== run 1 ==
// my_chip
module my_chip (
    input logic [11:0] io_in,  
    output logic [11:0] io_out,  
    input logic clock,
    input logic reset  
);
For scale: roughly 2300 cells after synthesis, roughly 300 flip-flops, about 26 I/O pins, ~19000 sq um of cells after synthesis.
clock: 7.74 ns
lec_check: 0
cap_margin: 20
core_margin: 2
core_utilization: 72
slew_margin: 20
run.sh (not shown) runs the stock make flow with config.mk's settings and CLKGATE_MAP_FILE=.
Run 1 went all the way through synthesis, placement and routing and the layout is clean on timing, DRC and antenna.
## Diff of input files: run 2 against run 1
# run 1
export LEC_CHECK = 0
export CAP_MARGIN = 20
export CORE_MARGIN = 2
export CORE_UTILIZATION = 72
export SLEW_MARGIN = 20
create_clock -name core_clock -period 7.74 [get_ports {clock}]
# run 2
export LEC_CHECK = 0
export ABC_AREA = 1
export CAP_MARGIN = 20
export CORE_MARGIN = 2
export CORE_UTILIZATION = 72
export CTS_CLUSTER_DIAMETER = 61
export CTS_CLUSTER_SIZE = 10
export HOLD_SLACK_MARGIN = 0.28
export PLACE_DENSITY_LB_ADDON = 0.02
export SETUP_SLACK_MARGIN = 0.56
export SLEW_MARGIN = 20
create_clock -name core_clock -period 1.86 [get_ports {clock}]
Diff run 1..run 2 | share of synthesized registers carrying an async set or reset | unchanged. On synthesis area per yosys, run 2 tracks run 1 almost exactly. FAIL: run 2; every other run in run 2 and run 1 is clean. For run 2, the flow was terminated by a tool error in clock tree synthesis and produced no final design. Post-synthesis cell area essentially unchanged between run 2 and run 1. On height of the die, run 2 and run 1 are basically level. Between run 1 and run 2, the flow reports post-placement cell count increasing by more than a quarter. Comparing run 1 with run 2, the share of the core filled by cells before placement came out essentially unchanged. Cmp run 2 vs run 1: synthesized cell count higher in run 2.
Here is what was changed in the inputs of run 3 compared with run 2.
# run 2
export LEC_CHECK = 0
export ABC_AREA = 1
export CAP_MARGIN = 20
export CORE_MARGIN = 2
export CORE_UTILIZATION = 72
export CTS_CLUSTER_DIAMETER = 61
export CTS_CLUSTER_SIZE = 10
export HOLD_SLACK_MARGIN = 0.28
export PLACE_DENSITY_LB_ADDON = 0.02
export SETUP_SLACK_MARGIN = 0.56
export SLEW_MARGIN = 20
create_clock -name core_clock -period 1.86 [get_ports {clock}]
# run 3
export LEC_CHECK = 0
export ABC_AREA = 1
export CAP_MARGIN = 20
export CORE_MARGIN = 2
export CORE_UTILIZATION = 72
export CTS_CLUSTER_DIAMETER = 400
export CTS_CLUSTER_SIZE = 15
export PLACE_DENSITY = 0.8
export SETUP_SLACK_MARGIN = 0.71
export SLEW_MARGIN = 20
create_clock -name core_clock -period 5.25 [get_ports {clock}]
==> comparison <==
Run 3 completed end to end; final checks failed (setup timing).
As far as synthesized cell count goes, run 2 and run 3 are indistinguishable; the numbers are identical.
From run 2 to run 3, synthesis area per yosys did not move at all.
Instance area at placement is lower on run 3
Minimum setup slack after placement sits higher in run 3 than in run 2.
#### Input delta (run 4 over run 3)
# run 3
export LEC_CHECK = 0
export ABC_AREA = 1
export CAP_MARGIN = 20
export CORE_MARGIN = 2
export CORE_UTILIZATION = 72
export CTS_CLUSTER_DIAMETER = 400
export CTS_CLUSTER_SIZE = 15
export PLACE_DENSITY = 0.8
export SETUP_SLACK_MARGIN = 0.71
export SLEW_MARGIN = 20
create_clock -name core_clock -period 5.25 [get_ports {clock}]
# run 4
export LEC_CHECK = 0
export ABC_AREA = 1
export CAP_MARGIN = 20
export CORE_MARGIN = 2
export CORE_UTILIZATION = 72
export CTS_CLUSTER_SIZE = 96
export PLACE_DENSITY_LB_ADDON = 0.02
export SETUP_SLACK_MARGIN = 0.56
export SLEW_MARGIN = 20
create_clock -name core_clock -period 1.86 [get_ports {clock}]
[summary]
The flow ran to completion for all of run 3 and run 4 but run 4, which stopped partway. Run 3 finished every stage; the final checks, however, were not passed, the failures being setup timing. Run 4 never completed, since it errored out during clock tree synthesis. Summary: with run 3 as the reference, post-DP HPWL in run 4 moved up by more than a quarter. Global placement routability congestion ends up higher on run 4. Taking run 3 as the reference, in run 4 placed instance count up about 15%, chip area from the yosys synthesis statistics comparable, count of mapped cells out of synthesis roughly the same, yosys stat cell total was more or less identical.

Starting RTL as in the previous note.
// my_chip
module my_chip (
    input logic [11:0] io_in,  
    output logic [11:0] io_out,  
    input logic clock,
    input logic reset  
);
clock: 1.86 ns
lec_check: 0
abc_area: 1
cap_margin: 0
core_aspect_ratio: 1.34
core_margin: 2
core_utilization: 72
cts_cluster_diameter: 81
cts_cluster_size: 96
place_density_lb_addon: 0.02
setup_slack_margin: 0.56
slew_margin: 20
The starting point did not get past clock tree synthesis (4_1_cts).
==> next run, changes <==
- ABC_AREA: 1 -> not set
- CAP_MARGIN: 0 -> 20
- CORE_ASPECT_RATIO: 1.34 -> not set
- CTS_CLUSTER_DIAMETER: 81 -> not set
- CTS_CLUSTER_SIZE: 96 -> 31
- PLACE_DENSITY_LB_ADDON: 0.02 -> not set
- SETUP_SLACK_MARGIN: 0.56 -> not set
- clock period: 1.86 -> 8.57 ns (I/O delays scaled with it)
Effect: The new run went through all stages and came out clean. Synthesized area hardly moves. Die size hardly moves. Synthesized cell count goes down by 18%.
==> next run, changes <==
- ABC_AREA: not set -> 1
- CTS_CLUSTER_DIAMETER: not set -> 28
- CTS_CLUSTER_SIZE: 31 -> 47
- PLACE_DENSITY_LB_ADDON: not set -> 0.22
- SETUP_SLACK_MARGIN: not set -> -0.07
- clock period: 8.57 -> 5.53 ns (I/O delays scaled with it)
Outcome: The changed run stopped in global routing (5_1_grt), error ODB-0269. Die size stays flat. Area after synthesis barely changes. Synthesized cell count increases by about a fifth.
==> next run, changes <==
- ABC_AREA: 1 -> not set
- CORE_UTILIZATION: 72 -> 66
- CTS_CLUSTER_DIAMETER: 28 -> not set
- CTS_CLUSTER_SIZE: 47 -> not set
- PLACE_DENSITY_LB_ADDON: 0.22 -> not set
- SETUP_SLACK_MARGIN: -0.07 -> 1.98
- clock period: 5.53 -> 7.72 ns (I/O delays scaled with it)
=>
- With this change the flow finished with timing, DRC and antenna clean
- synthesized cell count fell by about a fifth
- area after synthesis hardly moves
- die area rose by a little under a tenth
